===== flow/constraint.sdc =====
create_clock -name core_clock -period 13.0 [get_ports {clk}]
set_input_delay 2.6000 -clock core_clock [delete_from_list [all_inputs] [get_ports {clk}]]
set_output_delay 2.6000 -clock core_clock [all_outputs]
set_load 0.01 [all_outputs]

===== flow/config.mk =====
export PLATFORM = sky130hd
export DESIGN_NAME = AProject2
export DESIGN_NICKNAME = AProject2
export VERILOG_FILES = /design/flow/design.v
export SDC_FILE = /design/flow/constraint.sdc
export NUM_CORES = 4
export LEC_CHECK = 0
export ABC_AREA = 1
export CAP_MARGIN = 10
export CELL_PAD_IN_SITES_GLOBAL_PLACEMENT = 0
export CORE_MARGIN = 2
export CORE_UTILIZATION = 66
export CTS_CLUSTER_DIAMETER = 209
export MAX_ROUTING_LAYER = met4
export MIN_ROUTING_LAYER = met1
export PLACE_DENSITY_LB_ADDON = 0.01
export SETUP_SLACK_MARGIN = 3.67
export SLEW_MARGIN = 20

===== flow/design.v =====
`timescale 1ns / 1ps
module AProject2(led,lednext,switch,switchnext,btn, clk, rst, a, b, c, d, e, f, g, an
    );
input [3:0] btn; 
input [4:0] switch;
input [2:0] switchnext;
input clk; 
input rst;                                   
output a, b, c, d, e, f, g;  
output [3:0] an; 
output [4:0] led;
output [2:0] lednext;
reg a, b, c, d, e, f, g;  
reg [3:0] an;
reg slow_clock;
integer i;
integer count;
integer led_count;
integer guess;
integer guess_count;
integer guess_count2;
integer guess_count3;
reg countPL1;
reg countPL2;
reg countPL2values;
reg tempcount;
reg equaltemp;
reg freeze;
reg switchnextcount;
reg [4:0] led;
reg [2:0] lednext;
reg [4:0] dig;
reg [5:0] button0;
reg [5:0] button1;
reg [5:0] button2;
reg [5:0] button3;
reg [5:0] player1_0;
reg [5:0] player1_1;
reg [5:0] player1_2;
reg [5:0] player1_3;
reg [5:0] player2_0;
reg [5:0] player2_1;
reg [5:0] player2_2;
reg [5:0] player2_3;
reg [19:0] player1_full;
reg [19:0] player2_full;
wire slow_tick = (count > 900) && (slow_clock == 1'b0);
always @(posedge clk) 
begin
	if (rst)
	begin
		count<=0;
		slow_clock<=0;
	end
	else if (count > 900)
	begin
		count<=1;
		slow_clock<=~slow_clock;
	end
	else
		count<=count+1;
end
always @(posedge clk) 
if (rst)
begin
	a=0; b=0; c=0; d=0; e=0; f=0; g=0;
	an=0; led=0; lednext=0; dig=0;
	led_count=0;
	guess=0; guess_count=0; guess_count2=0; guess_count3=0;
	countPL1=0; countPL2=0; countPL2values=0;
	tempcount=0; equaltemp=0; freeze=0; switchnextcount=0;
	button0=0; button1=0; button2=0; button3=0;
	player1_0=0; player1_1=0; player1_2=0; player1_3=0;
	player2_0=0; player2_1=0; player2_2=0; player2_3=0;
	player1_full=0; player2_full=0;
end
else if (slow_tick)
begin
	if(freeze==0)
	begin
		led=switch;
		lednext=switchnext;
	end
	if (switch[4] == 0)                                 
	begin
		an=4'b 1111;
		button0=5'b00000;							
		button1=5'b10001;							
		button2=5'b00001;							
		button3=5'b00100;	
		countPL1=0;
		countPL2=0;
		countPL2values=0;
		tempcount=0;
		equaltemp=0;
		freeze=0;
		guess=0;
		guess_count=0;
		guess_count2=0;
		guess_count3=0;			
		player1_0=0;
		player1_1=0;
		player1_2=0;
		player1_3=0;
		player2_0=0;
		player2_1=0;
		player2_2=0;
		player2_3=0;
		player1_full=0;
		player2_full=0;			
	end
   else
		if(freeze==1)
		begin
			if (led_count > 5000) 
			begin 
				led_count=0;
				led=~led; 
				lednext=~lednext;
			end 
			led_count = led_count+1; 
		end
		if(switchnext[2]==1)								 
		begin
			if(switchnextcount==0)
			begin
				button0=player2_0;
				button1=player2_1;
				button2=player2_2;
				button3=player2_3;
				switchnextcount=1;
			end	
		end
		else
		begin
		switchnextcount=0;
		end
	 	if(switchnext[1]==0)									 
		begin
			if(countPL1==0)
			begin
				button0=5'b00000;
				button1=5'b10001;
				button2=5'b00001;
				button3=5'b00100;	
				countPL1=1;
				countPL2=0;
			end
		end
      begin 
			case (an)
				4'b 1110: an=4'b 1101;	
				4'b 1101: an=4'b 1011;  
				4'b 1011: an=4'b 0111;
				4'b 0111: an=4'b 1110;
				4'b 1111:an=4'b 0111;				
				default: an=1111; 
			endcase
			case (an)
				4'b 0111:  
				begin
					if(btn == 4'b0001)
					begin
						if(freeze==0)
						begin
							button0=switch;
							dig=button0;  
						end			
					end
					else
					begin
						dig=button0;
					end
				end
				4'b 1011: 
				begin
					if(btn == 4'b0010)
					begin
						if(freeze==0)
						begin								
							button1=switch;
							dig=button1;
						end
					end
					else
					begin
						dig=button1;
					end
				end	 
				4'b 1101: 
				begin
					if(btn == 4'b0100)
					begin
						if(freeze==0)
						begin								
							button2=switch;
							dig=button2;
						end
					end
					else
					begin
						dig=button2;
					end
				end
				4'b1110:  
				begin
					if(btn == 4'b1000)
					begin
						if(freeze==0)
						begin
							button3=switch;
							dig=button3;
						end
					end
					else
					begin
						dig=button3;
					end	
				end
			endcase
			if(switchnext[1]==1)														 
			begin
				if(countPL2==0)
				begin
					player1_0=button0;						     					 
					player1_1=button1;
					player1_2=button2;
					player1_3=button3;
					player1_full[4:0]=player1_0;
					player1_full[9:5]=player1_1;
					player1_full[14:10]=player1_2;
					player1_full[19:15]=player1_3;
					button0=5'b00000;
					button1=5'b10010;
					button2=5'b00001;
					button3=5'b00100;	
					countPL1=0;
					countPL2=1;
				end
				if(switchnext[0]==1)													 
				begin
					if(countPL2values==0)
					begin					
						player2_0=button0;						     					 
						player2_1=button1;
						player2_2=button2;
						player2_3=button3;
						player2_full[4:0]=player2_0;
						player2_full[9:5]=player2_1;
						player2_full[14:10]=player2_2;
						player2_full[19:15]=player2_3;								
						countPL2values=1;
					end
				end
				if(switchnext[0]==0)													 
				begin
					if(countPL2values==1)
					begin
						if(player2_full < player1_full)     					 
						begin
							button0=5'b 00000;
							button1=5'b 00011;
							button2=5'b 00001;
							button3=5'b 10010;
							guess=guess+1;
							countPL2values=0;
						end
						if(player2_full > player1_full)      					 
						begin
							button0=5'b 00000;
							button1=5'b 00101;
							button2=5'b 00010;
							button3=5'b 10010;
							guess=guess+1;
							countPL2values=0;
						end
						if(player2_full == player1_full)
						begin
							if(equaltemp==0)
							begin
								guess=guess+1;
								equaltemp=1;
							end
							if(guess>=1000 && guess<10000)
							begin
								guess=guess-1000;
								guess_count3=guess_count3+1;
							end												
							if(guess>=100 && guess<1000)
							begin
								guess=guess-100;
								guess_count2=guess_count2+1;
							end
							if(guess>=10 && guess<100)
							begin
								guess=guess-10;
								guess_count=guess_count+1;													
							end
							if(guess<10)
							begin
								if(tempcount==0)
								begin
									guess=guess+16;
									guess_count=guess_count+16;
									guess_count2=guess_count2+16;
									guess_count3=guess_count3+16;														
									tempcount=1;
								end
								button0=guess;
								button1=guess_count;
								button2=guess_count2;
								button3=guess_count3;
								led=0;
								lednext=0;
								countPL2values=0;
								freeze=1;
							end
						end											
					end
				end
			end
		end
		case (dig) 
		  5'b11111:  begin   
							a=0; b=1; c=1; d=1; e=0; f=0; g=0;  
						 end
		  5'b11110:  begin    
							a=0; b=1; c=1; d=0; e=0; f=0; g=0;  
						 end
		  5'b11101:  begin   
							a=1; b=0; c=0; d=0; e=0; f=1; g=0;  
						 end
		  5'b11100:  begin    
							a=0; b=1; c=1; d=0; e=0; f=0; g=1;  
						 end
		  5'b11011:  begin    
							a=1; b=1; c=0; d=0; e=0; f=0; g=0;  
						 end
		  5'b11010:  begin    
							a=0; b=0; c=0; d=1; e=0; f=0; g=0;  
						 end
		  5'b11001:  begin    
							a=0; b=0; c=0; d=1; e=1; f=0; g=0;  
						 end
		  5'b11000:  begin    
							a=0; b=0; c=0; d=0; e=0; f=0; g=0;  
						 end
		  5'b10111:  begin   
							a=0; b=0; c=0; d=1; e=1; f=1; g=1;  
						 end
		  5'b10110:  begin    
							a=0; b=1; c=0; d=0; e=0; f=0; g=0;  
						 end	
		  5'b10101:  begin    
							a=0; b=1; c=0; d=0; e=1; f=0; g=0;  
						 end
		  5'b10100:  begin    
							a=1; b=0; c=0; d=1; e=1; f=0; g=0;  
						 end
		  5'b10011:  begin    
							a=0; b=0; c=0; d=0; e=1; f=1; g=0;  
						 end 
		  5'b10010:  begin     
							a=0; b=0; c=1; d=0; e=0; f=1; g=0;    
						 end 
		  5'b10001:  begin     
							a=1; b=0; c=0; d=1; e=1; f=1; g=1;  
						 end 
		  5'b10000:  begin    
							a=0; b=0; c=0; d=0; e=0; f=0; g=1;  
						 end 
		  5'b00001:  begin    
							a=1; b=1; c=1; d=0; e=0; f=0; g=1;     
						 end
		  5'b00010:  begin    
							a=1; b=0; c=0; d=1; e=0; f=0; g=0;     
						 end	
		  5'b00011:  begin    
							a=1; b=1; c=0; d=0; e=0; f=1; g=0;     
						 end			 
		  5'b00100:  begin    
							a=0; b=0; c=1; d=1; e=0; f=0; g=0;     
						 end
		  5'b00101:  begin    
							a=1; b=1; c=1; d=1; e=0; f=1; g=1;     
						 end
		  5'b00110:  begin    
							a=1; b=0; c=0; d=0; e=0; f=0; g=1;     
						 end
		  5'b00111:  begin    
							a=0; b=1; c=0; d=0; e=1; f=0; g=1;     
						 end
		  5'b01000:  begin    
							a=1; b=0; c=0; d=0; e=1; f=0; g=0;     
						 end					 
		  5'b00000:  begin    
							a=1; b=1; c=1; d=1; e=1; f=1; g=1;      
						 end 	
		  default:  begin    
							a=1; b=1; c=1; d=1; e=1; f=1; g=1;  
						end 
		endcase 
	end
endmodule

===== flow/run.sh =====
#!/bin/bash
# the make line also repeats each setting of config.mk as NAME=value (left out here)
make -C /OpenROAD-flow-scripts/flow DESIGN_CONFIG=/design/flow/config.mk WORK_HOME=/design/flow/orfs CLKGATE_MAP_FILE= finish

==> impl_results.html, run 1 <==
<h2>Synthesis and place &amp; route</h2>
<table>
<tr><th>Metric</th><th>Value</th></tr>
<tr><th colspan="2">Pwr</th></tr>
<tr><td>Switching share of power</td><td>38.10%</td></tr>
<tr><td>Sequential share of power</td><td>30.9%</td></tr>
<tr><td>Proportion of power drawn by the clock network</td><td>34.7%</td></tr>
<tr><td>Combinational gate power</td><td>762 µW</td></tr>
<tr><td>Combinational Power Share</td><td>34.4%</td></tr>
<tr><td>Maximum vdd drop</td><td>0.0001099 V</td></tr>
<tr><td>Clock distribution power</td><td>770 µW</td></tr>
<tr><td>Leakage power summed over all cells</td><td>0.01147 µW</td></tr>
<tr><td>Net switching power of the design</td><td>844.9 µW</td></tr>
<tr><td>Main power group</td><td>clock</td></tr>
<tr><td>Internal power consumption</td><td>1372 µW</td></tr>
<tr><td>Power consumed by sequential cells</td><td>685 µW</td></tr>
<tr><td>Power per cell area</td><td>82.65 nW/µm²</td></tr>
<tr><th colspan="2">Worst setup path</th></tr>
<tr><td>CP endpoint</td><td>guess[18]</td></tr>
<tr><td>Critical path peak fanout</td><td>8</td></tr>
<tr><td>Slowest-stage cell, CP</td><td>nor4_4</td></tr>
<tr><td>Category of cells accounting for the largest share of critical-path delay</td><td>simple AND/OR/NAND/NOR gates</td></tr>
<tr><td>Nature of the critical path endpoint</td><td>flop</td></tr>
<tr><td>Levels on crit path</td><td>71</td></tr>
<tr><td>Largest stage delay on the critical path</td><td>0.35 ns</td></tr>
<tr><td>Worst Reg-to-Reg Cells</td><td>69</td></tr>
<tr><td>Crit path arrival time</td><td>12.20 ns</td></tr>
<tr><td>Endpoint of the lowest-slack register-to-register path</td><td>guess[18]</td></tr>
<tr><td>Required time at the worst-slack endpoint</td><td>13.52 ns</td></tr>
<tr><td>Worst setup path startpoint</td><td>switch[4]</td></tr>
<tr><td>Critical path class</td><td>input pin to flop</td></tr>
<tr><td>Worst Path Buf+Inv</td><td>10</td></tr>
<tr><td>Worst flop-to-flop path startpoint</td><td>an[1]</td></tr>
<tr><td>Worst path most repeated cell</td><td>nand2_1</td></tr>
<tr><td>Startpoint class of the critical path</td><td>input pin</td></tr>
<tr><td>Reg-to-reg slack, setup</td><td>3.02 ns</td></tr>
<tr><th colspan="2">Synthesis</th></tr>
<tr><td>Tally of unique sky130hd cells used after synthesis</td><td>66</td></tr>
<tr><td>Synthesized-area fraction occupied by adder cells</td><td>2.272%</td></tr>
<tr><td>Nets at Floorplan</td><td>3933</td></tr>
<tr><td>Dominant cells by area after synthesis</td><td>dfxtp_1 (20%), nand2_1 (19%), inv_1 (7.6%)</td></tr>
<tr><td>Fraction of post-synthesis cell area in the top cell type by area</td><td>20.26%</td></tr>
<tr><td>Number of enable-type register cells in the synthesized netlist</td><td>0</td></tr>
<tr><td>Post-Synthesis Mean Instance Area</td><td>5.680 µm²</td></tr>
<tr><td>Primary flip-flop cell chosen by synthesis mapping</td><td>dfxtp_1</td></tr>
<tr><td>Chip Area, Yosys</td><td>22030 µm²</td></tr>
<tr><td>Count leader, synth</td><td>nand2_1</td></tr>
<tr><td>Number of cells in Yosys stat</td><td>3879</td></tr>
<tr><td>Async set-reset flop share out of synthesis</td><td>0%</td></tr>
<tr><td>Post-synthesis simple-gate area fraction</td><td>45.00%</td></tr>
<tr><td>Post-Synthesis Cells</td><td>3879</td></tr>
<tr><td>XOR-XNOR Cells, Area Fraction</td><td>1.352%</td></tr>
<tr><td>Dominant kind of combinational cell</td><td>simple AND/OR/NAND/NOR gates</td></tr>
<tr><td>Share of synthesized area spent on multiplexers</td><td>0%</td></tr>
<tr><td>Complex Gates by Area</td><td>18.85%</td></tr>
<tr><td>Synthesis warning total</td><td>1</td></tr>
<tr><td>Cell type with the highest aggregate area in the netlist</td><td>dfxtp_1</td></tr>
<tr><td>Post-synthesis sequential element count</td><td>223</td></tr>
<tr><td>Seq share, synth</td><td>20.26%</td></tr>
<tr><td>Cell area after synthesis</td><td>22030 µm²</td></tr>
<tr><td>Synth cell count leaders</td><td>nand2_1 (1099), inv_1 (445), nor2_1 (398)</td></tr>
<tr><th colspan="2">Global route</th></tr>
<tr><td>Number of antenna violations at the first check in global routing</td><td>3</td></tr>
<tr><td>Maximum number of pins on one net before global-route repair</td><td>110</td></tr>
<tr><td>Total global-route track usage</td><td>47.58%</td></tr>
<tr><td>Via count of the first global-routing pass</td><td>26345</td></tr>
<tr><td>Wire length of the first global-routing pass</td><td>133400 µm</td></tr>
<tr><td>Remaining global-route overflow</td><td>0</td></tr>
<tr><th colspan="2">STA</th></tr>
<tr><td>Final setup fails</td><td>0</td></tr>
<tr><td>Worst max-slew margin expressed relative to the limit</td><td>24.93%</td></tr>
<tr><td>Final Max-Slew Violation Tally</td><td>0</td></tr>
<tr><td>Final hold violation count</td><td>0</td></tr>
<tr><td>Minimum period implied by the final worst setup slack</td><td>11.68 ns</td></tr>
<tr><td>Worst-margin pin slew</td><td>1.126 ns</td></tr>
<tr><td>Setup repair after global routing missed its margin</td><td>true</td></tr>
<tr><td>Final Skew</td><td>0.06510 ns</td></tr>
<tr><td>Max Fclk</td><td>0.08560 GHz</td></tr>
<tr><td>Final Hold Slack</td><td>0.4627 ns</td></tr>
<tr><td>Final cycle utilization of the critical path</td><td>89.86%</td></tr>
<tr><th colspan="2">CTS</th></tr>
<tr><td>Clk latency of the worst-skew pair</td><td>0.60 ns</td></tr>
<tr><td>Hold-fix buffers at CTS</td><td>0</td></tr>
<tr><td>Clock sink count</td><td>223</td></tr>
<tr><td>H-tree level count</td><td>1</td></tr>
<tr><td>Number of buffers added by the clock tree synthesis step</td><td>26</td></tr>
<tr><td>Bufs on Longest Clock Path</td><td>3</td></tr>
<tr><td>Root buffer cell</td><td>clkbuf_16</td></tr>
<tr><td>CTS tree</td><td>built</td></tr>
<tr><td>Clock slew seen by the registers of the worst setup and hold paths</td><td>0.06 ns</td></tr>
<tr><th colspan="2">Route</th></tr>
<tr><td>Total Routed Length</td><td>90140 µm</td></tr>
<tr><td>First-pass detailed-route iteration total</td><td>19</td></tr>
<tr><td>Vias per cell</td><td>6.587</td></tr>
<tr><td>Vias</td><td>29479</td></tr>
<tr><td>Final antenna-violating net count</td><td>0</td></tr>
<tr><td>Uppermost metal layer occupied by signal nets</td><td>met4</td></tr>
<tr><td>Number of violations reported at the end of detailed-routing iteration 0</td><td>5313</td></tr>
<tr><td>Routed length per instance</td><td>20.14 µm</td></tr>
<tr><td>Metal-1 WL</td><td>30900 µm</td></tr>
<tr><td>Remaining DRCs</td><td>0</td></tr>
<tr><td>Routed wire length on met3</td><td>12500 µm</td></tr>
<tr><td>Routed length on met2</td><td>38430 µm</td></tr>
<tr><th colspan="2">Floorplanning</th></tr>
<tr><td>Fraction of the core area occupied by cells at floorplan</td><td>67.37%</td></tr>
<tr><td>Number of cell rows</td><td>66</td></tr>
<tr><td>Die Y</td><td>186.7 µm</td></tr>
<tr><td>Floorplan die area</td><td>34860 µm²</td></tr>
<tr><td>I/O pin count</td><td>33</td></tr>
<tr><td>Floorplan die width</td><td>186.7 µm</td></tr>
<tr><td>Placeable core area</td><td>32700 µm²</td></tr>
<tr><th colspan="2">Finish</th></tr>
<tr><td>Final layout net count</td><td>4064</td></tr>
<tr><td>Post-route cell area</td><td>26830 µm²</td></tr>
<tr><td>Area added between synthesis and finish</td><td>21.77%</td></tr>
<tr><td>Register cell area after layout</td><td>4464 µm²</td></tr>
<tr><td>Area of the multi-input gates</td><td>16710 µm²</td></tr>
<tr><td>FILL cells</td><td>2319</td></tr>
<tr><td>Final Instance Count excl. Fillers</td><td>4475</td></tr>
<tr><th colspan="2">Place</th></tr>
<tr><td>Number of buffer cells added on primary ports</td><td>32</td></tr>
<tr><td>Placed wire-length estimate</td><td>57360 µm</td></tr>
<tr><td>Routability congestion estimate from global placement</td><td>1.104</td></tr>
<tr><td>Post-placement cell count</td><td>4263</td></tr>
<tr><td>Placement Cell Area</td><td>22830 µm²</td></tr>
<tr><th colspan="2">Run</th></tr>
<tr><td>MaxCap Viol Count</td><td>0</td></tr>
<tr><td>Tool warning count</td><td>40</td></tr>
<tr><th colspan="2">Status</th></tr>
<tr><td>Status</td><td>no timing/DRC/antenna violations</td></tr>
<tr><th colspan="2">Hold path</th></tr>
<tr><td>Path category of the worst min-delay check</td><td>flop to flop</td></tr>
<tr><td>Hold path start</td><td>count[0]</td></tr>
<tr><td>Min-Delay Path Depth</td><td>1</td></tr>
<tr><td>Worst Hold End</td><td>count[0]</td></tr>
</table>
[layout make-up]
type	count	area share, %
clock inverters	8	0.4244
clock buffers	39	2.868
flip-flops and latches	223	16.64
inverters	489	7.033
diodes	4	0.03731
well taps	442	2.061
repair buffers	261	8.661
multi-input cells	3009	62.27
[through the flow]
stage	TNS [ns]	utilization, %	setup slack, ns	total power, µW
6_report	0	82.04	1.318	2217
5_1_grt	0	82.03	0.7485	2280
4_1_cts	0	77.99	1.876	2089
3_5_place_dp	-16.47	69.81	-0.5852	1242
3_3_place_gp	-0.4877	69.81	-0.1844	1229
2_1_floorplan	0	-	1.597	1110
[per-layer routing]
metal / vias up / track usage, %
met1: 13040 / 56.63
li1: 13065 / -
met4: 0 / 31.59
met2: 2561 / 72.38
met3: 813 / 10.19
met5: - / -
[repair_timing]
item,CTS,global route
setup buffers,104,49
cloned,5,3
pin swaps,121,138
setup endpoints to repair,77,75
gates resized,250,252
==> run 2, diff against run 1 <==
CAP_MARGIN = 40   (was 10)
CORE_UTILIZATION = 72   (was 66)
MAX_ROUTING_LAYER = met5   (was met4)
PLACE_DENSITY_LB_ADDON = 0.28   (was 0.01)
SETUP_SLACK_MARGIN = 1.86   (was 3.67)
==> impl_results.html, run 2 <==
<h2>Implementation results</h2>
<table>
<tr><th>Metric</th><th>Value</th></tr>
<tr><th colspan="2">Status</th></tr>
<tr><td>Status</td><td>aborted with a tool error (was no timing/DRC/antenna violations)</td></tr>
<tr><td>Failing step</td><td>global routing (5_1_grt)</td></tr>
<tr><td>First Err</td><td>[ERROR GRT-0232] Routing congestion too high. Check the congestion heatmap in the GUI.</td></tr>
<tr><th colspan="2">Synthesis</th></tr>
<tr><td>Synthesized-area fraction occupied by adder cells</td><td>2.272% (unchanged)</td></tr>
<tr><td>Async set-reset flop share out of synthesis</td><td>0% (unchanged)</td></tr>
<tr><td>Cell area after synthesis</td><td>22030 µm² (unchanged)</td></tr>
<tr><td>Tally of unique sky130hd cells used after synthesis</td><td>66 (unchanged)</td></tr>
<tr><td>Dominant cells by area after synthesis</td><td>dfxtp_1 (20%), nand2_1 (19%), inv_1 (7.6%) (unchanged)</td></tr>
<tr><td>Fraction of post-synthesis cell area in the top cell type by area</td><td>20.26% (unchanged)</td></tr>
<tr><td>Post-Synthesis Cells</td><td>3879 (unchanged)</td></tr>
<tr><td>Number of cells in Yosys stat</td><td>3879 (unchanged)</td></tr>
<tr><td>Nets at Floorplan</td><td>3933 (unchanged)</td></tr>
<tr><td>Synthesis warning total</td><td>1 (unchanged)</td></tr>
<tr><td>XOR-XNOR Cells, Area Fraction</td><td>1.352% (unchanged)</td></tr>
<tr><td>Cell type with the highest aggregate area in the netlist</td><td>dfxtp_1 (unchanged)</td></tr>
<tr><td>Seq share, synth</td><td>20.26% (unchanged)</td></tr>
<tr><td>Primary flip-flop cell chosen by synthesis mapping</td><td>dfxtp_1 (unchanged)</td></tr>
<tr><td>Number of enable-type register cells in the synthesized netlist</td><td>0 (unchanged)</td></tr>
<tr><td>Post-synthesis simple-gate area fraction</td><td>45.00% (unchanged)</td></tr>
<tr><td>Complex Gates by Area</td><td>18.85% (unchanged)</td></tr>
<tr><td>Synth cell count leaders</td><td>nand2_1 (1099), inv_1 (445), nor2_1 (398) (unchanged)</td></tr>
<tr><td>Post-synthesis sequential element count</td><td>223 (unchanged)</td></tr>
<tr><td>Share of synthesized area spent on multiplexers</td><td>0% (unchanged)</td></tr>
<tr><td>Dominant kind of combinational cell</td><td>simple AND/OR/NAND/NOR gates (unchanged)</td></tr>
<tr><td>Chip Area, Yosys</td><td>22030 µm² (unchanged)</td></tr>
<tr><td>Post-Synthesis Mean Instance Area</td><td>5.680 µm² (unchanged)</td></tr>
<tr><td>Count leader, synth</td><td>nand2_1 (unchanged)</td></tr>
<tr><th colspan="2">Floorplanning</th></tr>
<tr><td>Placeable core area</td><td>30350 µm² (was 32700 µm²)</td></tr>
<tr><td>I/O pin count</td><td>33 (unchanged)</td></tr>
<tr><td>Die Y</td><td>178.9 µm (was 186.7 µm)</td></tr>
<tr><td>Fraction of the core area occupied by cells at floorplan</td><td>72.59% (was 67.37%)</td></tr>
<tr><td>Floorplan die area</td><td>32010 µm² (was 34860 µm²)</td></tr>
<tr><td>Number of cell rows</td><td>64 (was 66)</td></tr>
<tr><td>Floorplan die width</td><td>178.9 µm (was 186.7 µm)</td></tr>
<tr><th colspan="2">CTS</th></tr>
<tr><td>Root buffer cell</td><td>clkbuf_16 (unchanged)</td></tr>
<tr><td>Clock sink count</td><td>223 (unchanged)</td></tr>
<tr><td>H-tree level count</td><td>1 (unchanged)</td></tr>
<tr><td>Hold-fix buffers at CTS</td><td>0 (unchanged)</td></tr>
<tr><td>Number of buffers added by the clock tree synthesis step</td><td>25 (was 26)</td></tr>
<tr><td>Bufs on Longest Clock Path</td><td>3 (unchanged)</td></tr>
<tr><th colspan="2">Place</th></tr>
<tr><td>Post-placement cell count</td><td>4227 (was 4263)</td></tr>
<tr><td>Number of buffer cells added on primary ports</td><td>32 (unchanged)</td></tr>
<tr><td>Routability congestion estimate from global placement</td><td>1.124 (was 1.104)</td></tr>
<tr><td>Placed wire-length estimate</td><td>56590 µm (was 57360 µm)</td></tr>
<tr><td>Placement Cell Area</td><td>22940 µm² (was 22830 µm²)</td></tr>
<tr><th colspan="2">Global route</th></tr>
<tr><td>Total global-route track usage</td><td>81.02%</td></tr>
<tr><td>Remaining global-route overflow</td><td>271</td></tr>
</table>
-- run 2: per-stage QoR --
stage | setup slack [ns] | total power (µW)
after floorplan | 1.597 | 1110
after global placement | 0.07119 | 1219
after detailed placement | -0.2767 | 1236
after CTS | 1.794 | 2126
-- run 2: metal layers --
metal / GRT overflow / GRT usage, %
met1: 8 / 80.69
met2: 131 / 95.50
met3: 6 / 66.60
met4: 124 / 82.79
met5: 2 / 40.87
-- run 2: timing repair --
action	in CTS
resized	175
setup endpoints to repair	69
setup buffers	62
cloned	9
pin swaps	58
==> run 3, diff against run 2 <==
CAP_MARGIN = 20   (was 40)
CELL_PAD_IN_SITES_GLOBAL_PLACEMENT = 2   (was 0)
CORE_MARGIN = 8   (was 2)
CORE_UTILIZATION = 64   (was 72)
CTS_CLUSTER_DIAMETER = 155   (was 209)
GPL_ROUTABILITY_DRIVEN = 0   (was default)
MAX_ROUTING_LAYER = default   (was met5)
PLACE_DENSITY = 0.89   (was default)
PLACE_DENSITY_LB_ADDON = default   (was 0.28)
SETUP_SLACK_MARGIN = -1.26   (was 1.86)
clock period = 29.1 ns   (was 13.0 ns; I/O delays follow)
==> impl_results.html, run 3 <==
<h2>Implementation results</h2>
<table>
<tr><th>Metric</th><th>Value</th></tr>
<tr><th colspan="2">Status</th></tr>
<tr><td>Status</td><td>aborted with a tool error (unchanged)</td></tr>
<tr><td>Failing step</td><td>global placement without I/O (3_1_place_gp_skip_io) (was global routing (5_1_grt))</td></tr>
<tr><td>First Err</td><td>[ERROR GPL-0301] Utilization 137.951 % exceeds 100%. (was [ERROR GRT-0232] Routing congestion too high. Check the congestion heatmap in the GUI.)</td></tr>
<tr><th colspan="2">Synthesis</th></tr>
<tr><td>Cell area after synthesis</td><td>22030 µm² (unchanged)</td></tr>
<tr><td>Number of enable-type register cells in the synthesized netlist</td><td>0 (unchanged)</td></tr>
<tr><td>Tally of unique sky130hd cells used after synthesis</td><td>66 (unchanged)</td></tr>
<tr><td>Synthesis warning total</td><td>1 (unchanged)</td></tr>
<tr><td>Post-synthesis simple-gate area fraction</td><td>45.00% (unchanged)</td></tr>
<tr><td>Seq share, synth</td><td>20.26% (unchanged)</td></tr>
<tr><td>Dominant cells by area after synthesis</td><td>dfxtp_1 (20%), nand2_1 (19%), inv_1 (7.6%) (unchanged)</td></tr>
<tr><td>Synthesized-area fraction occupied by adder cells</td><td>2.272% (unchanged)</td></tr>
<tr><td>Post-Synthesis Cells</td><td>3879 (unchanged)</td></tr>
<tr><td>Number of cells in Yosys stat</td><td>3879 (unchanged)</td></tr>
<tr><td>Primary flip-flop cell chosen by synthesis mapping</td><td>dfxtp_1 (unchanged)</td></tr>
<tr><td>Nets at Floorplan</td><td>3933 (unchanged)</td></tr>
<tr><td>Post-synthesis sequential element count</td><td>223 (unchanged)</td></tr>
<tr><td>Post-Synthesis Mean Instance Area</td><td>5.680 µm² (unchanged)</td></tr>
<tr><td>Async set-reset flop share out of synthesis</td><td>0% (unchanged)</td></tr>
<tr><td>Share of synthesized area spent on multiplexers</td><td>0% (unchanged)</td></tr>
<tr><td>Chip Area, Yosys</td><td>22030 µm² (unchanged)</td></tr>
<tr><td>Dominant kind of combinational cell</td><td>simple AND/OR/NAND/NOR gates (unchanged)</td></tr>
<tr><td>XOR-XNOR Cells, Area Fraction</td><td>1.352% (unchanged)</td></tr>
<tr><td>Cell type with the highest aggregate area in the netlist</td><td>dfxtp_1 (unchanged)</td></tr>
<tr><td>Complex Gates by Area</td><td>18.85% (unchanged)</td></tr>
<tr><td>Fraction of post-synthesis cell area in the top cell type by area</td><td>20.26% (unchanged)</td></tr>
<tr><td>Count leader, synth</td><td>nand2_1 (unchanged)</td></tr>
<tr><td>Synth cell count leaders</td><td>nand2_1 (1099), inv_1 (445), nor2_1 (398) (unchanged)</td></tr>
<tr><th colspan="2">Floorplanning</th></tr>
<tr><td>Floorplan die width</td><td>201.5 µm (was 178.9 µm)</td></tr>
<tr><td>Floorplan die area</td><td>40620 µm² (was 32010 µm²)</td></tr>
<tr><td>Number of cell rows</td><td>68 (was 64)</td></tr>
<tr><td>Fraction of the core area occupied by cells at floorplan</td><td>64.41% (was 72.59%)</td></tr>
<tr><td>Placeable core area</td><td>34200 µm² (was 30350 µm²)</td></tr>
<tr><td>Die Y</td><td>201.5 µm (was 178.9 µm)</td></tr>
</table>
==> run 4, diff against run 3 <==
CAP_MARGIN = 40   (was 20)
CELL_PAD_IN_SITES_GLOBAL_PLACEMENT = 1   (was 2)
CORE_MARGIN = 2   (was 8)
CTS_CLUSTER_DIAMETER = 209   (was 155)
GPL_ROUTABILITY_DRIVEN = default   (was 0)
MAX_ROUTING_LAYER = met5   (was default)
PLACE_DENSITY = default   (was 0.89)
SETUP_SLACK_MARGIN = 0.48   (was -1.26)
clock period = 12.4 ns   (was 29.1 ns; I/O delays follow)
==> impl_results.html, run 4 <==
<h2>Implementation results</h2>
<table>
<tr><th>Metric</th><th>Value</th></tr>
<tr><th colspan="2">Synthesis</th></tr>
<tr><td>Post-Synthesis Mean Instance Area</td><td>5.680 µm² (unchanged)</td></tr>
<tr><td>XOR-XNOR Cells, Area Fraction</td><td>1.352% (unchanged)</td></tr>
<tr><td>Primary flip-flop cell chosen by synthesis mapping</td><td>dfxtp_1 (unchanged)</td></tr>
<tr><td>Post-synthesis simple-gate area fraction</td><td>45.00% (unchanged)</td></tr>
<tr><td>Post-Synthesis Cells</td><td>3879 (unchanged)</td></tr>
<tr><td>Cell area after synthesis</td><td>22030 µm² (unchanged)</td></tr>
<tr><td>Number of enable-type register cells in the synthesized netlist</td><td>0 (unchanged)</td></tr>
<tr><td>Seq share, synth</td><td>20.26% (unchanged)</td></tr>
<tr><td>Dominant cells by area after synthesis</td><td>dfxtp_1 (20%), nand2_1 (19%), inv_1 (7.6%) (unchanged)</td></tr>
<tr><td>Dominant kind of combinational cell</td><td>simple AND/OR/NAND/NOR gates (unchanged)</td></tr>
<tr><td>Number of cells in Yosys stat</td><td>3879 (unchanged)</td></tr>
<tr><td>Synthesized-area fraction occupied by adder cells</td><td>2.272% (unchanged)</td></tr>
<tr><td>Synthesis warning total</td><td>1 (unchanged)</td></tr>
<tr><td>Nets at Floorplan</td><td>3933 (unchanged)</td></tr>
<tr><td>Synth cell count leaders</td><td>nand2_1 (1099), inv_1 (445), nor2_1 (398) (unchanged)</td></tr>
<tr><td>Fraction of post-synthesis cell area in the top cell type by area</td><td>20.26% (unchanged)</td></tr>
<tr><td>Async set-reset flop share out of synthesis</td><td>0% (unchanged)</td></tr>
<tr><td>Tally of unique sky130hd cells used after synthesis</td><td>66 (unchanged)</td></tr>
<tr><td>Post-synthesis sequential element count</td><td>223 (unchanged)</td></tr>
<tr><td>Share of synthesized area spent on multiplexers</td><td>0% (unchanged)</td></tr>
<tr><td>Complex Gates by Area</td><td>18.85% (unchanged)</td></tr>
<tr><td>Count leader, synth</td><td>nand2_1 (unchanged)</td></tr>
<tr><td>Cell type with the highest aggregate area in the netlist</td><td>dfxtp_1 (unchanged)</td></tr>
<tr><td>Chip Area, Yosys</td><td>22030 µm² (unchanged)</td></tr>
<tr><th colspan="2">Status</th></tr>
<tr><td>First Err</td><td>[ERROR GPL-0301] Utilization 109.167 % exceeds 100%. (was [ERROR GPL-0301] Utilization 137.951 % exceeds 100%.)</td></tr>
<tr><td>Failing step</td><td>global placement without I/O (3_1_place_gp_skip_io) (unchanged)</td></tr>
<tr><td>Status</td><td>aborted with a tool error (unchanged)</td></tr>
<tr><th colspan="2">Floorplanning</th></tr>
<tr><td>Die Y</td><td>189.5 µm (was 201.5 µm)</td></tr>
<tr><td>Floorplan die area</td><td>35920 µm² (was 40620 µm²)</td></tr>
<tr><td>Floorplan die width</td><td>189.5 µm (was 201.5 µm)</td></tr>
<tr><td>Placeable core area</td><td>33700 µm² (was 34200 µm²)</td></tr>
<tr><td>Fraction of the core area occupied by cells at floorplan</td><td>65.37% (was 64.41%)</td></tr>
<tr><td>Number of cell rows</td><td>67 (was 68)</td></tr>
</table>
==> run 5, diff against run 4 <==
ABC_AREA = 0   (was 1)
CAP_MARGIN = 15   (was 40)
CELL_PAD_IN_SITES_GLOBAL_PLACEMENT = 0   (was 1)
CORE_UTILIZATION = 72   (was 64)
CTS_CLUSTER_DIAMETER = 234   (was 209)
CTS_CLUSTER_SIZE = 34   (was default)
HOLD_SLACK_MARGIN = 0.28   (was default)
SETUP_SLACK_MARGIN = 2.94   (was 0.48)
TNS_END_PERCENT = 40   (was default)
clock period = 9.86 ns   (was 12.4 ns; I/O delays follow)
==> impl_results.html, run 5 <==
<h2>Implementation results</h2>
<table>
<tr><th>Metric</th><th>Value</th></tr>
<tr><th colspan="2">Floorplanning</th></tr>
<tr><td>Floorplan die width</td><td>164.0 µm (was 189.5 µm)</td></tr>
<tr><td>Number of cell rows</td><td>58 (was 67)</td></tr>
<tr><td>Placeable core area</td><td>25180 µm² (was 33700 µm²)</td></tr>
<tr><td>Fraction of the core area occupied by cells at floorplan</td><td>73.23% (was 65.37%)</td></tr>
<tr><td>Floorplan die area</td><td>26910 µm² (was 35920 µm²)</td></tr>
<tr><td>Die Y</td><td>164.0 µm (was 189.5 µm)</td></tr>
<tr><td>I/O pin count</td><td>33</td></tr>
<tr><th colspan="2">Synthesis</th></tr>
<tr><td>Post-synthesis simple-gate area fraction</td><td>32.71% (was 45.00%)</td></tr>
<tr><td>Share of synthesized area spent on multiplexers</td><td>3.230% (was 0%)</td></tr>
<tr><td>Primary flip-flop cell chosen by synthesis mapping</td><td>dfxtp_1 (unchanged)</td></tr>
<tr><td>Seq share, synth</td><td>24.21% (was 20.26%)</td></tr>
<tr><td>Synthesis warning total</td><td>1 (unchanged)</td></tr>
<tr><td>Dominant cells by area after synthesis</td><td>dfxtp_1 (24%), nor2_1 (7.1%), nand2_1 (6.8%) (was dfxtp_1 (20%), nand2_1 (19%), inv_1 (7.6%))</td></tr>
<tr><td>XOR-XNOR Cells, Area Fraction</td><td>9.906% (was 1.352%)</td></tr>
<tr><td>Nets at Floorplan</td><td>2630 (was 3933)</td></tr>
<tr><td>Post-Synthesis Cells</td><td>2576 (was 3879)</td></tr>
<tr><td>Chip Area, Yosys</td><td>18440 µm² (was 22030 µm²)</td></tr>
<tr><td>Post-synthesis sequential element count</td><td>223 (unchanged)</td></tr>
<tr><td>Cell area after synthesis</td><td>18440 µm² (was 22030 µm²)</td></tr>
<tr><td>Post-Synthesis Mean Instance Area</td><td>7.158 µm² (was 5.680 µm²)</td></tr>
<tr><td>Count leader, synth</td><td>nor2_1 (was nand2_1)</td></tr>
<tr><td>Cell type with the highest aggregate area in the netlist</td><td>dfxtp_1 (unchanged)</td></tr>
<tr><td>Number of enable-type register cells in the synthesized netlist</td><td>0 (unchanged)</td></tr>
<tr><td>Dominant kind of combinational cell</td><td>simple AND/OR/NAND/NOR gates (unchanged)</td></tr>
<tr><td>Async set-reset flop share out of synthesis</td><td>0% (unchanged)</td></tr>
<tr><td>Synthesized-area fraction occupied by adder cells</td><td>2.714% (was 2.272%)</td></tr>
<tr><td>Synth cell count leaders</td><td>nor2_1 (347), nand2_1 (333), dfxtp_1 (223) (was nand2_1 (1099), inv_1 (445), nor2_1 (398))</td></tr>
<tr><td>Number of cells in Yosys stat</td><td>2576 (was 3879)</td></tr>
<tr><td>Tally of unique sky130hd cells used after synthesis</td><td>99 (was 66)</td></tr>
<tr><td>Fraction of post-synthesis cell area in the top cell type by area</td><td>24.21% (was 20.26%)</td></tr>
<tr><td>Complex Gates by Area</td><td>23.06% (was 18.85%)</td></tr>
<tr><th colspan="2">Place</th></tr>
<tr><td>Placement Cell Area</td><td>23720 µm²</td></tr>
<tr><td>Placed wire-length estimate</td><td>66620 µm</td></tr>
<tr><td>Routability congestion estimate from global placement</td><td>1.159</td></tr>
<tr><td>Number of buffer cells added on primary ports</td><td>32</td></tr>
<tr><td>Worst slack at placement</td><td>-4.365 ns</td></tr>
<tr><th colspan="2">Status</th></tr>
<tr><td>Failing step</td><td>clock tree synthesis (4_1_cts) (was global placement without I/O (3_1_place_gp_skip_io))</td></tr>
<tr><td>First Err</td><td>[ERROR DPL-0033] detailed placement checks failed during check placement. (was [ERROR GPL-0301] Utilization 109.167 % exceeds 100%.)</td></tr>
<tr><td>Status</td><td>aborted with a tool error (unchanged)</td></tr>
</table>
-- run 5: stage by stage --
step / instances / hold slack [ns] / setup TNS (ns)
2_1_floorplan: 2576 / 0.4316 / -273.32
3_3_place_gp: 3436 / 0.4392 / -211.82
3_5_place_dp: 3436 / 0.4513 / -283.01
==> run 6, diff against run 5 <==
ABC_AREA = 1   (was 0)
CAP_MARGIN = 10   (was 15)
CORE_UTILIZATION = 71   (was 72)
CTS_CLUSTER_DIAMETER = 209   (was 234)
CTS_CLUSTER_SIZE = default   (was 34)
HOLD_SLACK_MARGIN = default   (was 0.28)
MAX_ROUTING_LAYER = met4   (was met5)
PLACE_DENSITY_LB_ADDON = 0.01   (was default)
SETUP_SLACK_MARGIN = 1.92   (was 2.94)
TNS_END_PERCENT = default   (was 40)
clock period = 12.6 ns   (was 9.86 ns; I/O delays follow)
==> impl_results.html, run 6 <==
<h2>Implementation results</h2>
<table>
<tr><th>Metric</th><th>Value</th></tr>
<tr><th colspan="2">Floorplanning</th></tr>
<tr><td>Die Y</td><td>180.2 µm (was 164.0 µm)</td></tr>
<tr><td>Floorplan die width</td><td>180.2 µm (was 164.0 µm)</td></tr>
<tr><td>Number of cell rows</td><td>64 (was 58)</td></tr>
<tr><td>Floorplan die area</td><td>32450 µm² (was 26910 µm²)</td></tr>
<tr><td>Placeable core area</td><td>30590 µm² (was 25180 µm²)</td></tr>
<tr><td>I/O pin count</td><td>33 (unchanged)</td></tr>
<tr><td>Fraction of the core area occupied by cells at floorplan</td><td>72.02% (was 73.23%)</td></tr>
<tr><th colspan="2">Synthesis</th></tr>
<tr><td>Post-synthesis simple-gate area fraction</td><td>45.00% (was 32.71%)</td></tr>
<tr><td>Nets at Floorplan</td><td>3933 (was 2630)</td></tr>
<tr><td>Post-Synthesis Cells</td><td>3879 (was 2576)</td></tr>
<tr><td>Tally of unique sky130hd cells used after synthesis</td><td>66 (was 99)</td></tr>
<tr><td>Number of cells in Yosys stat</td><td>3879 (was 2576)</td></tr>
<tr><td>Number of enable-type register cells in the synthesized netlist</td><td>0 (unchanged)</td></tr>
<tr><td>Share of synthesized area spent on multiplexers</td><td>0% (was 3.230%)</td></tr>
<tr><td>Count leader, synth</td><td>nand2_1 (was nor2_1)</td></tr>
<tr><td>Primary flip-flop cell chosen by synthesis mapping</td><td>dfxtp_1 (unchanged)</td></tr>
<tr><td>Complex Gates by Area</td><td>18.85% (was 23.06%)</td></tr>
<tr><td>Async set-reset flop share out of synthesis</td><td>0% (unchanged)</td></tr>
<tr><td>Chip Area, Yosys</td><td>22030 µm² (was 18440 µm²)</td></tr>
<tr><td>Synthesis warning total</td><td>1 (unchanged)</td></tr>
<tr><td>Cell type with the highest aggregate area in the netlist</td><td>dfxtp_1 (unchanged)</td></tr>
<tr><td>Cell area after synthesis</td><td>22030 µm² (was 18440 µm²)</td></tr>
<tr><td>Dominant kind of combinational cell</td><td>simple AND/OR/NAND/NOR gates (unchanged)</td></tr>
<tr><td>Post-Synthesis Mean Instance Area</td><td>5.680 µm² (was 7.158 µm²)</td></tr>
<tr><td>XOR-XNOR Cells, Area Fraction</td><td>1.352% (was 9.906%)</td></tr>
<tr><td>Seq share, synth</td><td>20.26% (was 24.21%)</td></tr>
<tr><td>Synthesized-area fraction occupied by adder cells</td><td>2.272% (was 2.714%)</td></tr>
<tr><td>Fraction of post-synthesis cell area in the top cell type by area</td><td>20.26% (was 24.21%)</td></tr>
<tr><td>Synth cell count leaders</td><td>nand2_1 (1099), inv_1 (445), nor2_1 (398) (was nor2_1 (347), nand2_1 (333), dfxtp_1 (223))</td></tr>
<tr><td>Dominant cells by area after synthesis</td><td>dfxtp_1 (20%), nand2_1 (19%), inv_1 (7.6%) (was dfxtp_1 (24%), nor2_1 (7.1%), nand2_1 (6.8%))</td></tr>
<tr><td>Post-synthesis sequential element count</td><td>223 (unchanged)</td></tr>
<tr><th colspan="2">CTS</th></tr>
<tr><td>Root buffer cell</td><td>clkbuf_16</td></tr>
<tr><td>H-tree level count</td><td>1</td></tr>
<tr><td>Number of buffers added by the clock tree synthesis step</td><td>26</td></tr>
<tr><td>Clock sink count</td><td>223</td></tr>
<tr><td>Bufs on Longest Clock Path</td><td>3</td></tr>
<tr><td>Hold-fix buffers at CTS</td><td>0</td></tr>
<tr><th colspan="2">Place</th></tr>
<tr><td>Placed wire-length estimate</td><td>57400 µm (was 66620 µm)</td></tr>
<tr><td>Routability congestion estimate from global placement</td><td>1.161 (was 1.159)</td></tr>
<tr><td>Number of buffer cells added on primary ports</td><td>32 (unchanged)</td></tr>
<tr><td>Worst slack at placement</td><td>-0.3536 ns (was -4.365 ns)</td></tr>
<tr><th colspan="2">Status</th></tr>
<tr><td>Failing step</td><td>global routing (5_1_grt) (was clock tree synthesis (4_1_cts))</td></tr>
<tr><td>Status</td><td>aborted with a tool error (unchanged)</td></tr>
<tr><td>First Err</td><td>[ERROR GRT-0232] Routing congestion too high. Check the congestion heatmap in the GUI. (was [ERROR DPL-0033] detailed placement checks failed during check placement.)</td></tr>
<tr><th colspan="2">Global route</th></tr>
<tr><td>Total global-route track usage</td><td>75.28%</td></tr>
<tr><td>Remaining global-route overflow</td><td>72</td></tr>
</table>
[run 6: metal layers]
metal | GRT usage [%] | overflow
met5 | - | -
met4 | 71.23 | 29
met3 | 55.05 | 2
met2 | 92.80 | 38
met1 | 75.07 | 3
[run 6: metrics by stage]
stage	TNS [ns]	hold slack (ns)	area [µm²]	instances	util, %
4_1_cts	0	0.4644	24860	4320	81.25
2_1_floorplan	0	0.4379	22330	3879	-
3_3_place_gp	-0.08004	0.4484	22800	4217	74.53
3_5_place_dp	-12.03	0.4555	22800	4217	74.53
[run 6: repair_timing]
action | 4_1_cts
pin swaps | 54
buffers inserted | 50
cloned | 9
setup endpoints to repair | 70
resized | 157
==> run 7, diff against run 6 <==
CAP_MARGIN = 20   (was 10)
CELL_PAD_IN_SITES_GLOBAL_PLACEMENT = default   (was 0)
CORE_UTILIZATION = 62   (was 71)
CTS_CLUSTER_DIAMETER = default   (was 209)
CTS_CLUSTER_SIZE = 99   (was default)
MAX_ROUTING_LAYER = default   (was met4)
MIN_ROUTING_LAYER = default   (was met1)
PLACE_DENSITY_LB_ADDON = default   (was 0.01)
SETUP_SLACK_MARGIN = default   (was 1.92)
clock period = 12.0 ns   (was 12.6 ns; I/O delays follow)
==> impl_results.html, run 7 <==
<h2>Synthesis and place &amp; route</h2>
<table>
<tr><th>Metric</th><th>Value</th></tr>
<tr><th colspan="2">Synthesis</th></tr>
<tr><td>Post-Synthesis Mean Instance Area</td><td>5.680 µm² (unchanged)</td></tr>
<tr><td>Number of enable-type register cells in the synthesized netlist</td><td>0 (unchanged)</td></tr>
<tr><td>Fraction of post-synthesis cell area in the top cell type by area</td><td>20.26% (unchanged)</td></tr>
<tr><td>Nets at Floorplan</td><td>3933 (unchanged)</td></tr>
<tr><td>Cell type with the highest aggregate area in the netlist</td><td>dfxtp_1 (unchanged)</td></tr>
<tr><td>Number of cells in Yosys stat</td><td>3879 (unchanged)</td></tr>
<tr><td>Dominant cells by area after synthesis</td><td>dfxtp_1 (20%), nand2_1 (19%), inv_1 (7.6%) (unchanged)</td></tr>
<tr><td>Cell area after synthesis</td><td>22030 µm² (unchanged)</td></tr>
<tr><td>Post-synthesis simple-gate area fraction</td><td>45.00% (unchanged)</td></tr>
<tr><td>Tally of unique sky130hd cells used after synthesis</td><td>66 (unchanged)</td></tr>
<tr><td>Post-Synthesis Cells</td><td>3879 (unchanged)</td></tr>
<tr><td>Synthesized-area fraction occupied by adder cells</td><td>2.272% (unchanged)</td></tr>
<tr><td>Dominant kind of combinational cell</td><td>simple AND/OR/NAND/NOR gates (unchanged)</td></tr>
<tr><td>Synth cell count leaders</td><td>nand2_1 (1099), inv_1 (445), nor2_1 (398) (unchanged)</td></tr>
<tr><td>Post-synthesis sequential element count</td><td>223 (unchanged)</td></tr>
<tr><td>Complex Gates by Area</td><td>18.85% (unchanged)</td></tr>
<tr><td>Seq share, synth</td><td>20.26% (unchanged)</td></tr>
<tr><td>Primary flip-flop cell chosen by synthesis mapping</td><td>dfxtp_1 (unchanged)</td></tr>
<tr><td>Count leader, synth</td><td>nand2_1 (unchanged)</td></tr>
<tr><td>Async set-reset flop share out of synthesis</td><td>0% (unchanged)</td></tr>
<tr><td>XOR-XNOR Cells, Area Fraction</td><td>1.352% (unchanged)</td></tr>
<tr><td>Synthesis warning total</td><td>1 (unchanged)</td></tr>
<tr><td>Share of synthesized area spent on multiplexers</td><td>0% (unchanged)</td></tr>
<tr><td>Chip Area, Yosys</td><td>22030 µm² (unchanged)</td></tr>
<tr><th colspan="2">STA</th></tr>
<tr><td>Final cycle utilization of the critical path</td><td>96.42%</td></tr>
<tr><td>Max Fclk</td><td>0.08643 GHz</td></tr>
<tr><td>Final hold violation count</td><td>0</td></tr>
<tr><td>Minimum period implied by the final worst setup slack</td><td>11.57 ns</td></tr>
<tr><td>Final Skew</td><td>0.02731 ns</td></tr>
<tr><td>Worst max-slew margin expressed relative to the limit</td><td>25.92%</td></tr>
<tr><td>Final total negative setup slack</td><td>0 ns</td></tr>
<tr><td>Final Hold Slack</td><td>0.4642 ns</td></tr>
<tr><td>Worst-margin pin slew</td><td>1.111 ns</td></tr>
<tr><td>Final Max-Slew Violation Tally</td><td>0</td></tr>
<tr><td>Final setup fails</td><td>0</td></tr>
<tr><th colspan="2">Worst setup path</th></tr>
<tr><td>Reg-to-reg slack, setup</td><td>1.93 ns</td></tr>
<tr><td>Critical path peak fanout</td><td>9</td></tr>
<tr><td>Worst flop-to-flop path startpoint</td><td>freeze</td></tr>
<tr><td>Levels on crit path</td><td>70</td></tr>
<tr><td>Worst path most repeated cell</td><td>nand2_1</td></tr>
<tr><td>CP endpoint</td><td>guess[22]</td></tr>
<tr><td>Worst setup path startpoint</td><td>switch[4]</td></tr>
<tr><td>Nature of the critical path endpoint</td><td>flop</td></tr>
<tr><td>Crit path arrival time</td><td>12.01 ns</td></tr>
<tr><td>Worst Path Buf+Inv</td><td>15</td></tr>
<tr><td>Endpoint of the lowest-slack register-to-register path</td><td>guess[22]</td></tr>
<tr><td>Required time at the worst-slack endpoint</td><td>12.44 ns</td></tr>
<tr><td>Worst Reg-to-Reg Cells</td><td>69</td></tr>
<tr><td>Largest stage delay on the critical path</td><td>0.35 ns</td></tr>
<tr><td>Category of cells accounting for the largest share of critical-path delay</td><td>simple AND/OR/NAND/NOR gates</td></tr>
<tr><td>Slowest-stage cell, CP</td><td>ha_1</td></tr>
<tr><td>Startpoint class of the critical path</td><td>input pin</td></tr>
<tr><td>Critical path class</td><td>input pin to flop</td></tr>
<tr><th colspan="2">Floorplanning</th></tr>
<tr><td>Fraction of the core area occupied by cells at floorplan</td><td>62.39% (was 72.02%)</td></tr>
<tr><td>Number of cell rows</td><td>69 (was 64)</td></tr>
<tr><td>Floorplan die width</td><td>192.5 µm (was 180.2 µm)</td></tr>
<tr><td>Die Y</td><td>192.5 µm (was 180.2 µm)</td></tr>
<tr><td>I/O pin count</td><td>33 (unchanged)</td></tr>
<tr><td>Placeable core area</td><td>35310 µm² (was 30590 µm²)</td></tr>
<tr><td>Floorplan die area</td><td>37060 µm² (was 32450 µm²)</td></tr>
<tr><th colspan="2">Finish</th></tr>
<tr><td>Final core occ</td><td>74.57%</td></tr>
<tr><td>Area added between synthesis and finish</td><td>19.51%</td></tr>
<tr><td>Post-route cell area</td><td>26330 µm²</td></tr>
<tr><td>Final layout net count</td><td>4193</td></tr>
<tr><th colspan="2">Pwr</th></tr>
<tr><td>Sequential share of power</td><td>30.8%</td></tr>
<tr><td>Combinational Power Share</td><td>32.7%</td></tr>
<tr><td>Net switching power of the design</td><td>866.4 µW</td></tr>
<tr><td>Clock distribution power</td><td>879 µW</td></tr>
<tr><td>Power per cell area</td><td>91.53 nW/µm²</td></tr>
<tr><td>Power consumed by sequential cells</td><td>742 µW</td></tr>
<tr><td>Combinational gate power</td><td>789 µW</td></tr>
<tr><td>Main power group</td><td>clock</td></tr>
<tr><td>Proportion of power drawn by the clock network</td><td>36.5%</td></tr>
<tr><td>Leakage power summed over all cells</td><td>0.01174 µW</td></tr>
<tr><td>Internal power consumption</td><td>1544 µW</td></tr>
<tr><td>Maximum vdd drop</td><td>0.0001084 V</td></tr>
<tr><td>Switching share of power</td><td>35.95%</td></tr>
<tr><th colspan="2">Route</th></tr>
<tr><td>Remaining DRCs</td><td>0</td></tr>
<tr><td>Vias</td><td>28502</td></tr>
<tr><td>Number of violations reported at the end of detailed-routing iteration 0</td><td>3764</td></tr>
<tr><td>Final antenna-violating net count</td><td>0</td></tr>
<tr><td>Vias per cell</td><td>6.167</td></tr>
<tr><td>First-pass detailed-route iteration total</td><td>9</td></tr>
<tr><td>Routed length per instance</td><td>18.46 µm</td></tr>
<tr><td>Total Routed Length</td><td>85310 µm</td></tr>
<tr><th colspan="2">CTS</th></tr>
<tr><td>Clk latency of the worst-skew pair</td><td>0.60 ns</td></tr>
<tr><td>Root buffer cell</td><td>clkbuf_16 (unchanged)</td></tr>
<tr><td>Clock sink count</td><td>223 (unchanged)</td></tr>
<tr><td>H-tree level count</td><td>1 (unchanged)</td></tr>
<tr><td>Bufs on Longest Clock Path</td><td>3 (unchanged)</td></tr>
<tr><td>Number of buffers added by the clock tree synthesis step</td><td>27 (was 26)</td></tr>
<tr><td>CTS tree</td><td>built</td></tr>
<tr><td>Clock slew seen by the registers of the worst setup and hold paths</td><td>0.07 ns</td></tr>
<tr><td>Hold-fix buffers at CTS</td><td>0 (unchanged)</td></tr>
<tr><th colspan="2">Global route</th></tr>
<tr><td>Wire length of the first global-routing pass</td><td>130800 µm</td></tr>
<tr><td>Number of antenna violations at the first check in global routing</td><td>0</td></tr>
<tr><td>Maximum number of pins on one net before global-route repair</td><td>100</td></tr>
<tr><td>Total global-route track usage</td><td>44.27%</td></tr>
<tr><td>Remaining global-route overflow</td><td>0</td></tr>
<tr><td>Via count of the first global-routing pass</td><td>25440</td></tr>
<tr><th colspan="2">Hold path</th></tr>
<tr><td>Hold path start</td><td>guess_count[4]</td></tr>
<tr><td>Min-Delay Path Depth</td><td>2</td></tr>
<tr><td>Path category of the worst min-delay check</td><td>flop to flop</td></tr>
<tr><td>Worst Hold End</td><td>guess_count[4]</td></tr>
<tr><th colspan="2">Place</th></tr>
<tr><td>Routability congestion estimate from global placement</td><td>1.050 (was 1.161)</td></tr>
<tr><td>Number of buffer cells added on primary ports</td><td>32 (unchanged)</td></tr>
<tr><td>Placed wire-length estimate</td><td>61110 µm (was 57400 µm)</td></tr>
<tr><td>Placement Cell Area</td><td>24560 µm² (was 22800 µm²)</td></tr>
<tr><th colspan="2">Status</th></tr>
<tr><td>Status</td><td>no timing/DRC/antenna violations (was aborted with a tool error)</td></tr>
<tr><th colspan="2">Run</th></tr>
<tr><td>MaxCap Viol Count</td><td>0</td></tr>
<tr><td>Tool warning count</td><td>36</td></tr>
</table>
run 7: layout make-up:
type                            instances  area, µm²
Multi-Input combinational cell       3009      15350
Fill cell                            2996       8980
Sequential cell                       223       4464
Timing Repair Buffer                  388       3134
Inverter                              489       1852
Clock buffer                           38      777.0
Tap cell                              461      576.8
Clock inverter                         12      163.9
Timing Repair inverter                  1      7.507
Antenna cell                            1      2.502
run 7: timing repair:
action	in CTS	in global routing
gates resized	0	156
buffers inserted	0	36
endpoints found under the setup margin	0	69
run 7: routing by layer:
| layer | up-vias | track usage (%) | share of wire [%] |
|---|---|---|---|
| met5 | - | 0 | 0 |
| met4 | 0 | 28.16 | 7.9 |
| met3 | 486 | 8.692 | 12 |
| met2 | 1952 | 70.59 | 44 |
| met1 | 12758 | 54.63 | 37 |
| li1 | 13306 | - | - |
run 7: per-stage QoR:
| step | std cells | setup slack (ns) | total power, µW |
|---|---|---|---|
| CTS | 4581 | 0.04838 | 2345 |
| finish | 4622 | 0.4293 | 2410 |
| global placement | 4531 | -0.2691 | 1470 |
| global route | 4621 | -0.3230 | 2499 |
| detailed placement | 4531 | -0.5085 | 1479 |
| floorplan | 3879 | 0.04409 | 1183 |
==> run 8, diff against run 7 <==
ABC_AREA = 0   (was 1)
CAP_MARGIN = 40   (was 20)
CELL_PAD_IN_SITES_GLOBAL_PLACEMENT = 1   (was default)
CORE_ASPECT_RATIO = 0.5   (was default)
CORE_UTILIZATION = 67   (was 62)
CTS_CLUSTER_DIAMETER = 243   (was default)
CTS_CLUSTER_SIZE = 95   (was 99)
MAX_ROUTING_LAYER = met5   (was default)
MIN_ROUTING_LAYER = met1   (was default)
SETUP_SLACK_MARGIN = -1.81   (was default)
TNS_END_PERCENT = 5   (was default)
clock period = 26.0 ns   (was 12.0 ns; I/O delays follow)
==> impl_results.html, run 8 <==
<h2>Implementation results</h2>
<table>
<tr><th>Metric</th><th>Value</th></tr>
<tr><th colspan="2">Floorplanning</th></tr>
<tr><td>Floorplan die width</td><td>238.6 µm (was 192.5 µm)</td></tr>
<tr><td>Placeable core area</td><td>26750 µm² (was 35310 µm²)</td></tr>
<tr><td>Die Y</td><td>121.3 µm (was 192.5 µm)</td></tr>
<tr><td>Floorplan die area</td><td>28950 µm² (was 37060 µm²)</td></tr>
<tr><td>Fraction of the core area occupied by cells at floorplan</td><td>68.94% (was 62.39%)</td></tr>
<tr><td>Number of cell rows</td><td>42 (was 69)</td></tr>
<tr><th colspan="2">Synthesis</th></tr>
<tr><td>Fraction of post-synthesis cell area in the top cell type by area</td><td>24.21% (was 20.26%)</td></tr>
<tr><td>Post-Synthesis Cells</td><td>2576 (was 3879)</td></tr>
<tr><td>Post-synthesis simple-gate area fraction</td><td>32.71% (was 45.00%)</td></tr>
<tr><td>Count leader, synth</td><td>nor2_1 (was nand2_1)</td></tr>
<tr><td>Cell area after synthesis</td><td>18440 µm² (was 22030 µm²)</td></tr>
<tr><td>Primary flip-flop cell chosen by synthesis mapping</td><td>dfxtp_1 (unchanged)</td></tr>
<tr><td>XOR-XNOR Cells, Area Fraction</td><td>9.906% (was 1.352%)</td></tr>
<tr><td>Post-synthesis sequential element count</td><td>223 (unchanged)</td></tr>
<tr><td>Seq share, synth</td><td>24.21% (was 20.26%)</td></tr>
<tr><td>Dominant kind of combinational cell</td><td>simple AND/OR/NAND/NOR gates (unchanged)</td></tr>
<tr><td>Dominant cells by area after synthesis</td><td>dfxtp_1 (24%), nor2_1 (7.1%), nand2_1 (6.8%) (was dfxtp_1 (20%), nand2_1 (19%), inv_1 (7.6%))</td></tr>
<tr><td>Synthesized-area fraction occupied by adder cells</td><td>2.714% (was 2.272%)</td></tr>
<tr><td>Share of synthesized area spent on multiplexers</td><td>3.230% (was 0%)</td></tr>
<tr><td>Cell type with the highest aggregate area in the netlist</td><td>dfxtp_1 (unchanged)</td></tr>
<tr><td>Nets at Floorplan</td><td>2630 (was 3933)</td></tr>
<tr><td>Number of cells in Yosys stat</td><td>2576 (was 3879)</td></tr>
<tr><td>Synth cell count leaders</td><td>nor2_1 (347), nand2_1 (333), dfxtp_1 (223) (was nand2_1 (1099), inv_1 (445), nor2_1 (398))</td></tr>
<tr><td>Post-Synthesis Mean Instance Area</td><td>7.158 µm² (was 5.680 µm²)</td></tr>
<tr><td>Complex Gates by Area</td><td>23.06% (was 18.85%)</td></tr>
<tr><td>Chip Area, Yosys</td><td>18440 µm² (was 22030 µm²)</td></tr>
<tr><td>Synthesis warning total</td><td>1 (unchanged)</td></tr>
<tr><td>Tally of unique sky130hd cells used after synthesis</td><td>99 (was 66)</td></tr>
<tr><td>Async set-reset flop share out of synthesis</td><td>0% (unchanged)</td></tr>
<tr><td>Number of enable-type register cells in the synthesized netlist</td><td>0 (unchanged)</td></tr>
<tr><th colspan="2">Status</th></tr>
<tr><td>Status</td><td>aborted with a tool error (was no timing/DRC/antenna violations)</td></tr>
<tr><td>First Err</td><td>[ERROR GPL-0301] Utilization 108.055 % exceeds 100%.</td></tr>
<tr><td>Failing step</td><td>global placement without I/O (3_1_place_gp_skip_io)</td></tr>
</table>
==> run 9, diff against run 8 <==
ABC_AREA = 1   (was 0)
CAP_MARGIN = 20   (was 40)
CELL_PAD_IN_SITES_DETAIL_PLACEMENT = 1   (was default)
CELL_PAD_IN_SITES_GLOBAL_PLACEMENT = 2   (was 1)
CORE_ASPECT_RATIO = 1.15   (was 0.5)
CORE_UTILIZATION = 40   (was 67)
CTS_CLUSTER_DIAMETER = default   (was 243)
CTS_CLUSTER_SIZE = default   (was 95)
GPL_TIMING_DRIVEN = 0   (was default)
HOLD_SLACK_MARGIN = 0.15   (was default)
MAX_ROUTING_LAYER = default   (was met5)
MIN_ROUTING_LAYER = default   (was met1)
SETUP_SLACK_MARGIN = default   (was -1.81)
TNS_END_PERCENT = default   (was 5)
clock period = 20.6 ns   (was 26.0 ns; I/O delays follow)
==> impl_results.html, run 9 <==
<h2>Synthesis and place &amp; route</h2>
<table>
<tr><th>Metric</th><th>Value</th></tr>
<tr><th colspan="2">Hold path</th></tr>
<tr><td>Worst Hold End</td><td>slow_clock</td></tr>
<tr><td>Path category of the worst min-delay check</td><td>flop to flop</td></tr>
<tr><th colspan="2">Pwr</th></tr>
<tr><td>Sequential share of power</td><td>32.0%</td></tr>
<tr><td>Proportion of power drawn by the clock network</td><td>39.7%</td></tr>
<tr><td>Leakage power summed over all cells</td><td>0.01027 µW</td></tr>
<tr><td>Combinational Power Share</td><td>28.3%</td></tr>
<tr><td>Clock distribution power</td><td>536 µW</td></tr>
<tr><td>Switching share of power</td><td>38.25%</td></tr>
<tr><td>Power per cell area</td><td>55.81 nW/µm²</td></tr>
<tr><td>Net switching power of the design</td><td>516.4 µW</td></tr>
<tr><td>Combinational gate power</td><td>382 µW</td></tr>
<tr><th colspan="2">Global route</th></tr>
<tr><td>Total global-route track usage</td><td>37.53%</td></tr>
<tr><td>Remaining global-route overflow</td><td>0</td></tr>
<tr><td>Maximum number of pins on one net before global-route repair</td><td>14</td></tr>
<tr><th colspan="2">Place</th></tr>
<tr><td>Placed wire-length estimate</td><td>88180 µm</td></tr>
<tr><td>Number of buffer cells added on primary ports</td><td>29</td></tr>
<tr><th colspan="2">Worst setup path</th></tr>
<tr><td>Levels on crit path</td><td>73</td></tr>
<tr><td>Endpoint of the lowest-slack register-to-register path</td><td>guess[22]</td></tr>
<tr><td>Worst path most repeated cell</td><td>nand2_1</td></tr>
<tr><td>Worst setup path startpoint</td><td>switch[4]</td></tr>
<tr><td>Nature of the critical path endpoint</td><td>flop</td></tr>
<tr><td>Slowest-stage cell, CP</td><td>buf_1</td></tr>
<tr><td>Worst Path Buf+Inv</td><td>16</td></tr>
<tr><th colspan="2">Synthesis</th></tr>
<tr><td>Dominant kind of combinational cell</td><td>simple AND/OR/NAND/NOR gates (unchanged)</td></tr>
<tr><td>Count leader, synth</td><td>nand2_1 (was nor2_1)</td></tr>
<tr><td>Tally of unique sky130hd cells used after synthesis</td><td>66 (was 99)</td></tr>
<tr><td>Number of enable-type register cells in the synthesized netlist</td><td>0 (unchanged)</td></tr>
<tr><td>Dominant cells by area after synthesis</td><td>dfxtp_1 (20%), nand2_1 (19%), inv_1 (7.6%) (was dfxtp_1 (24%), nor2_1 (7.1%), nand2_1 (6.8%))</td></tr>
<tr><td>Post-synthesis sequential element count</td><td>223 (unchanged)</td></tr>
<tr><td>Post-synthesis simple-gate area fraction</td><td>45.00% (was 32.71%)</td></tr>
<tr><td>XOR-XNOR Cells, Area Fraction</td><td>1.352% (was 9.906%)</td></tr>
<tr><th colspan="2">CTS</th></tr>
<tr><td># Post-CTS Setup Buffers</td><td>0</td></tr>
<tr><td>Root buffer cell</td><td>clkbuf_16</td></tr>
<tr><td>Bufs on Longest Clock Path</td><td>3</td></tr>
<tr><td>Resize count post-CTS</td><td>0</td></tr>
<tr><td>Clock sink count</td><td>223</td></tr>
<tr><td>Clock slew seen by the registers of the worst setup and hold paths</td><td>0.06 ns</td></tr>
<tr><td>CTS tree</td><td>built</td></tr>
<tr><td>Hold-fix buffers at CTS</td><td>0</td></tr>
<tr><th colspan="2">Finish</th></tr>
<tr><td>Area added between synthesis and finish</td><td>9.774%</td></tr>
<tr><td>Final layout net count</td><td>3993</td></tr>
<tr><td>Post-route cell area</td><td>24180 µm²</td></tr>
<tr><th colspan="2">Run</th></tr>
<tr><td>MaxCap Viol Count</td><td>0</td></tr>
<tr><th colspan="2">STA</th></tr>
<tr><td>Max Fclk</td><td>0.05411 GHz</td></tr>
<tr><td>Final setup fails</td><td>0</td></tr>
<tr><td>Final hold violation count</td><td>0</td></tr>
<tr><th colspan="2">Status</th></tr>
<tr><td>Status</td><td>no timing/DRC/antenna violations (was aborted with a tool error)</td></tr>
<tr><th colspan="2">Route</th></tr>
<tr><td>Remaining DRCs</td><td>0</td></tr>
<tr><th colspan="2">Floorplanning</th></tr>
<tr><td>Floorplan die width</td><td>222.8 µm (was 238.6 µm)</td></tr>
</table>
## run 9: area by class of cell
type                    count  area, µm²  area share (%)
diodes                      1      2.502         0.01035
plain buffers             160      862.1           3.565
clock inverters            16      170.2          0.7036
inverters                 489       1841           7.610
well taps                 705      882.1           3.647
clock buffers              37      795.8           3.290
repair buffers             29      290.3           1.200
multi-input cells        3007      14880           61.51
flip-flops and latches    223       4464           18.46
## run 9: metrics by stage
step	power, µW	util, %	std cells	hold WS, ns	setup slack, ns
6_report	1350	44.23	4667	0.4670	2.121
5_1_grt	1399	44.23	4666	0.4983	1.425
4_1_cts	1344	44.22	4666	0.4687	2.453
3_5_place_dp	814.4	42.45	4613	0.4595	1.906
3_3_place_gp	806.4	42.44	4613	0.4530	2.208
2_1_floorplan	689.4	-	3879	0.4379	6.924
## run 9: per-layer routing
metal  up-vias  GRT usage [%]  part of all wire [%]
met3       365          4.098                   5.4
met4         2          26.30                   8.1
li1      12909              -                     -
met2      1025          64.77                    47
met1     13334          43.31                    39
met5         -              0                 0.012
Power and IR drop assume default switching activity.
